Design lascon_top, start of the top module:
module lascon_top #(
    parameter int LASCON_VARIANT = 0
)(
    input  logic                                clk,
    input  logic                                rst,
    input  logic [2:0]                          mode_i,      
    input  logic [31:0]                         xof_len_i,   
    input  logic                                start_i,     
    input  logic                                abort_i,     
    output logic                                busy_o,      
    output logic                                done_o,      
    output logic                                tag_fail_o,  
    input  logic [63:0]                         s_axis_tdata,   
    input  logic [7:0]                          s_axis_tkeep,   
    input  logic [3:0]                          s_axis_tuser,   
    input  logic                                s_axis_tlast,   
    input  logic                                s_axis_tvalid,  
    output logic                                s_axis_tready,  
    output logic [63:0]                         m_axis_tdata,   
    output logic [7:0]                          m_axis_tkeep,   
    output logic [3:0]                          m_axis_tuser,   
    output logic                                m_axis_tlast,   
    output logic                                m_axis_tvalid,  
    input  logic                                m_axis_tready   
);
make LEC_CHECK=0 CAP_MARGIN=35 CELL_PAD_IN_SITES_DETAIL_PLACEMENT=0 CORE_MARGIN=2 CORE_UTILIZATION=65 CTS_CLUSTER_DIAMETER=362 CTS_CLUSTER_SIZE=49 GPL_TIMING_DRIVEN=1 SLEW_MARGIN=20 TNS_END_PERCENT=5 finish   # period 5.44 ns
run.sh (not shown) runs the stock make flow with config.mk's settings and CLKGATE_MAP_FILE=.
The baseline died in global routing with GRT-0116.
==> next run, changes <==
CORE_UTILIZATION = 58   (was 65)
CTS_CLUSTER_DIAMETER = unset   (was 362)
CTS_CLUSTER_SIZE = unset   (was 49)
=>
- The changed run finished with negative setup slack left
- synthesized cell count does not change
- synthesized area stays the same
- die size climbs by 12%
==> next run, changes <==
CORE_MARGIN = 8   (was 2)
CORE_UTILIZATION = 24   (was 58)
GPL_TIMING_DRIVEN = 0   (was 1)
PLACE_DENSITY_LB_ADDON = 0.24   (was unset)
TNS_END_PERCENT = unset   (was 5)
clock period = 3.9 ns   (was 5.44 ns; I/O delays follow)
Effect: The new run produced a layout that fails on negative setup slack; sequential share of layout area came out lower by 3.4 points; core utilization came out lower by 39 points; wire length came out higher by 42%; design area came out higher by 16%.

Starting RTL as in the previous note.
clock: 6.76 ns
lec_check: 0
cap_margin: 20
core_margin: 2
core_utilization: 40
setup_slack_margin: 0.3
slew_margin: 20
Then changed:
- clock period: 6.76 -> 7.0 ns (I/O delays scaled with it)
What happened: The new run went through all stages and came out clean; final area falls slightly; die size is unchanged; register-to-register slack improves by 0.20 ns.
Then changed:
- CAP_MARGIN: 20 -> 15
- CELL_PAD_IN_SITES_DETAIL_PLACEMENT: default -> 2
- CELL_PAD_IN_SITES_GLOBAL_PLACEMENT: default -> 2
- CORE_ASPECT_RATIO: default -> 0.68
- CORE_UTILIZATION: 40 -> 26
- CTS_CLUSTER_DIAMETER: default -> 332
- CTS_CLUSTER_SIZE: default -> 36
- GPL_TIMING_DRIVEN: default -> 0
- MAX_ROUTING_LAYER: default -> met4
- MIN_ROUTING_LAYER: default -> met2
- SETUP_SLACK_MARGIN: 0.3 -> default
- SLEW_MARGIN: 20 -> 10
The new run died in global routing (5_1_grt).
Synthesized area does not change.
Synthesized cell count is unchanged.
Die area rose by well over a third.
Then changed:
- CAP_MARGIN: 15 -> 20
- CELL_PAD_IN_SITES_DETAIL_PLACEMENT: 2 -> default
- CELL_PAD_IN_SITES_GLOBAL_PLACEMENT: 2 -> default
- CORE_ASPECT_RATIO: 0.68 -> default
- CORE_UTILIZATION: 26 -> 60
- CTS_CLUSTER_DIAMETER: 332 -> default
- CTS_CLUSTER_SIZE: 36 -> default
- GPL_TIMING_DRIVEN: 0 -> default
- MAX_ROUTING_LAYER: met4 -> default
- MIN_ROUTING_LAYER: met2 -> default
- SLEW_MARGIN: 10 -> 20
- clock period: 7.0 -> 3.79 ns (I/O delays scaled with it)
The new run ended with an error in global routing (5_1_grt) with GRT-0116.
Area after synthesis stays the same.
Die area fell by well over a third.
Synthesized cell count is unchanged.
Then changed:
- CORE_UTILIZATION: 60 -> 66
- CTS_CLUSTER_SIZE: default -> 50
- SETUP_SLACK_MARGIN: default -> -0.41
- clock period: 3.79 -> 5.33 ns (I/O delays scaled with it)
Outcome: The new run never finished: it broke off in global routing (5_1_grt). Synthesized area stays the same. Die size fell by 9.0%. Synthesized cell count does not change.

Starting RTL as in the previous note.
clock: 7.0 ns
lec_check: 0
cap_margin: 15
cell_pad_in_sites_global_placement: 2
core_aspect_ratio: 0.68
core_margin: 2
core_utilization: 26
gpl_timing_driven: 0
slew_margin: 10
The starting point produced a layout that fails on capacitance limit, slew limit, setup timing.
Rerun with:
- CAP_MARGIN: 15 -> 20
- CELL_PAD_IN_SITES_GLOBAL_PLACEMENT: 2 -> not set
- CORE_ASPECT_RATIO: 0.68 -> not set
- CORE_UTILIZATION: 26 -> 43
- GPL_TIMING_DRIVEN: 0 -> not set
- SETUP_SLACK_MARGIN: not set -> 0.3
- SLEW_MARGIN: 10 -> 20
- clock period: 7.0 -> 4.35 ns (I/O delays scaled with it)
Outcome: The new run reached the layout checks and failed them: setup timing. Via count stays flat. Clock-buffer cell count went up by 12. Final cell count went down by 3.9%. Hold slack degrades by 0.023 ns. Routed wire length went down by 30%. Non-clock buffer count went up by 682. Critical path depth went up by 1. Worst setup slack degrades by 0.69 ns.
Rerun with:
- ABC_AREA: not set -> 1
- CORE_UTILIZATION: 43 -> 57
- CTS_CLUSTER_SIZE: not set -> 94
- clock period: 4.35 -> 3.83 ns (I/O delays scaled with it)
The changed run finished but fails on setup timing.
Wire length decreases by about 10%.
Global-route usage increases by 8.8 points.
Worst setup slack degrades by 0.51 ns.
Via count rose by about 12%.
Cell count rises by about 13%.
Synthesized cell count went up by 25%.
Register-to-register slack gets worse by 0.66 ns.
First-iteration DRC count rises by about 50%.
Rerun with:
- ABC_AREA: 1 -> not set
- CORE_UTILIZATION: 57 -> 16
- CTS_CLUSTER_SIZE: 94 -> not set
- clock period: 3.83 -> 6.76 ns (I/O delays scaled with it)
=> The changed run completed without violations; setup slack gains 1.6 ns; hold slack loses 0.0048 ns; routed wire length increases by roughly a tenth; utilization decreases by 57 points; die size increases to 3.5 times its value; design area decreases by a few percent.

## main
Starting RTL as in the previous note.
## lascon_top
module lascon_top #(
    parameter int LASCON_VARIANT = 0
)(
    input  logic                                clk,
    input  logic                                rst,
    input  logic [2:0]                          mode_i,      
    input  logic [31:0]                         xof_len_i,   
    input  logic                                start_i,     
    input  logic                                abort_i,     
    output logic                                busy_o,      
    output logic                                done_o,      
    output logic                                tag_fail_o,  
    input  logic [63:0]                         s_axis_tdata,   
    input  logic [7:0]                          s_axis_tkeep,   
    input  logic [3:0]                          s_axis_tuser,   
    input  logic                                s_axis_tlast,   
    input  logic                                s_axis_tvalid,  
    output logic                                s_axis_tready,  
    output logic [63:0]                         m_axis_tdata,   
    output logic [7:0]                          m_axis_tkeep,   
    output logic [3:0]                          m_axis_tuser,   
    output logic                                m_axis_tlast,   
    output logic                                m_axis_tvalid,  
    input  logic                                m_axis_tready   
);
    logic           is_aead_mode;
  ...
Settings: LEC_CHECK=0, ABC_AREA=1, CAP_MARGIN=35, CELL_PAD_IN_SITES_DETAIL_PLACEMENT=2, CELL_PAD_IN_SITES_GLOBAL_PLACEMENT=2, CORE_ASPECT_RATIO=0.86, CORE_MARGIN=3, CORE_UTILIZATION=45, CTS_CLUSTER_SIZE=55, GPL_ROUTABILITY_DRIVEN=1, GPL_TIMING_DRIVEN=0, HOLD_SLACK_MARGIN=0.16, MAX_ROUTING_LAYER=met4, MIN_ROUTING_LAYER=met2, PLACE_DENSITY_LB_ADDON=0.21, SETUP_SLACK_MARGIN=0.38, SLEW_MARGIN=25, TNS_END_PERCENT=20; clock period 3.9 ns.
main is listed as incomplete: the tool reported an error in detailed placement (3_5_place_dp) and the run ended there.
Modified inputs, the feature branch compared to main
Settings: HOLD_SLACK_MARGIN: 0.16 -> unset; GPL_ROUTABILITY_DRIVEN: 1 -> 0; CORE_UTILIZATION: 45 -> 24.
[summary]
main: it failed during detailed placement (3_5_place_dp), and the tool reported DPL-0033.
The feature branch did not finish; the tool stopped in global routing (5_1_grt) with error GRT-0116.
Compare main and the feature branch | initial core utilization lower: the feature branch
Total die size of the feature branch exceeds that of main by more than half.
The feature branch vs. main: core area went up, floorplan die height went up.

Starting RTL as in the previous note.
Settings: LEC_CHECK=0, CAP_MARGIN=35, CELL_PAD_IN_SITES_DETAIL_PLACEMENT=0, CORE_MARGIN=2, CORE_UTILIZATION=68, CTS_CLUSTER_SIZE=44, GPL_TIMING_DRIVEN=1, MAX_ROUTING_LAYER=met4, SLEW_MARGIN=20; clock period 5.6 ns.
The starting point never finished: it broke off in global routing.
Next try:
- CAP_MARGIN: 35 -> 20
- CELL_PAD_IN_SITES_DETAIL_PLACEMENT: 0 -> unset
- CORE_UTILIZATION: 68 -> 58
- CTS_CLUSTER_SIZE: 44 -> unset
- GPL_TIMING_DRIVEN: 1 -> unset
- SETUP_SLACK_MARGIN: unset -> 1.24
- TNS_END_PERCENT: unset -> 5
- clock period: 5.6 -> 5.35 ns (I/O delays scaled with it)
=> Now the flow ran to the end with violations: capacitance limit, slew limit, setup timing. Synthesized area stays the same. Synthesized cell count stays the same. Die area climbs by 17%.
Next try:
- CORE_UTILIZATION: 58 -> 68
- CTS_CLUSTER_SIZE: unset -> 35
- MAX_ROUTING_LAYER: met4 -> unset
- SETUP_SLACK_MARGIN: 1.24 -> unset
- TNS_END_PERCENT: 5 -> unset
- clock period: 5.35 -> 6.02 ns (I/O delays scaled with it)
After rerunning: Now the flow did not get past global routing, error GRT-0116. Synthesized area stays the same. Die area went down by about 15%. Synthesized cell count stays the same.

lascon_top again, from the RTL that the note above started with.
## lascon_top
module lascon_top #(
    parameter int LASCON_VARIANT = 0
)(
    input  logic                                clk,
    input  logic                                rst,
    input  logic [2:0]                          mode_i,      
    input  logic [31:0]                         xof_len_i,   
    input  logic                                start_i,     
    input  logic                                abort_i,     
    output logic                                busy_o,      
    output logic                                done_o,      
    output logic                                tag_fail_o,  
    input  logic [63:0]                         s_axis_tdata,   
    input  logic [7:0]                          s_axis_tkeep,   
    input  logic [3:0]                          s_axis_tuser,   
    input  logic                                s_axis_tlast,   
    input  logic                                s_axis_tvalid,  
    output logic                                s_axis_tready,  
    output logic [63:0]                         m_axis_tdata,   
    output logic [7:0]                          m_axis_tkeep,   
    output logic [3:0]                          m_axis_tuser,   
    output logic                                m_axis_tlast,   
    output logic                                m_axis_tvalid,  
    input  logic                                m_axis_tready   
);
Settings: LEC_CHECK=0, ABC_AREA=1, CAP_MARGIN=30, CELL_PAD_IN_SITES_GLOBAL_PLACEMENT=3, CORE_ASPECT_RATIO=1.87, CORE_MARGIN=6, CORE_UTILIZATION=17, CTS_CLUSTER_SIZE=82, HOLD_SLACK_MARGIN=0.2, MAX_ROUTING_LAYER=met5, PLACE_DENSITY_LB_ADDON=0.23, SETUP_SLACK_MARGIN=0.3, SLEW_MARGIN=20, TNS_END_PERCENT=10; clock period 7.75 ns.
Rerun with:
- ABC_AREA: 1 -> default
- CAP_MARGIN: 30 -> 20
- CELL_PAD_IN_SITES_GLOBAL_PLACEMENT: 3 -> default
- CORE_ASPECT_RATIO: 1.87 -> default
- CORE_MARGIN: 6 -> 2
- CORE_UTILIZATION: 17 -> 72
- CTS_CLUSTER_SIZE: 82 -> 95
- HOLD_SLACK_MARGIN: 0.2 -> default
- MAX_ROUTING_LAYER: met5 -> default
- PLACE_DENSITY_LB_ADDON: 0.23 -> default
- TNS_END_PERCENT: 10 -> 5
- clock period: 7.75 -> 4.49 ns (I/O delays scaled with it)
This time the run stopped in 5_1_grt (GRT-0116).
Synthesized area barely changes.
Synthesized cell count came out lower by about a fifth.
Die size came out lower by well over a third.
Rerun with:
- CORE_UTILIZATION: 72 -> 59
- CTS_CLUSTER_DIAMETER: default -> 247
- CTS_CLUSTER_SIZE: 95 -> 96
- TNS_END_PERCENT: 5 -> default
- clock period: 4.49 -> 4.35 ns (I/O delays scaled with it)
Outcome:
- The changed run never finished: it broke off in 5_1_grt, error GRT-0116
- die area is higher by about 22%
- area after synthesis is unchanged
- synthesized cell count does not change
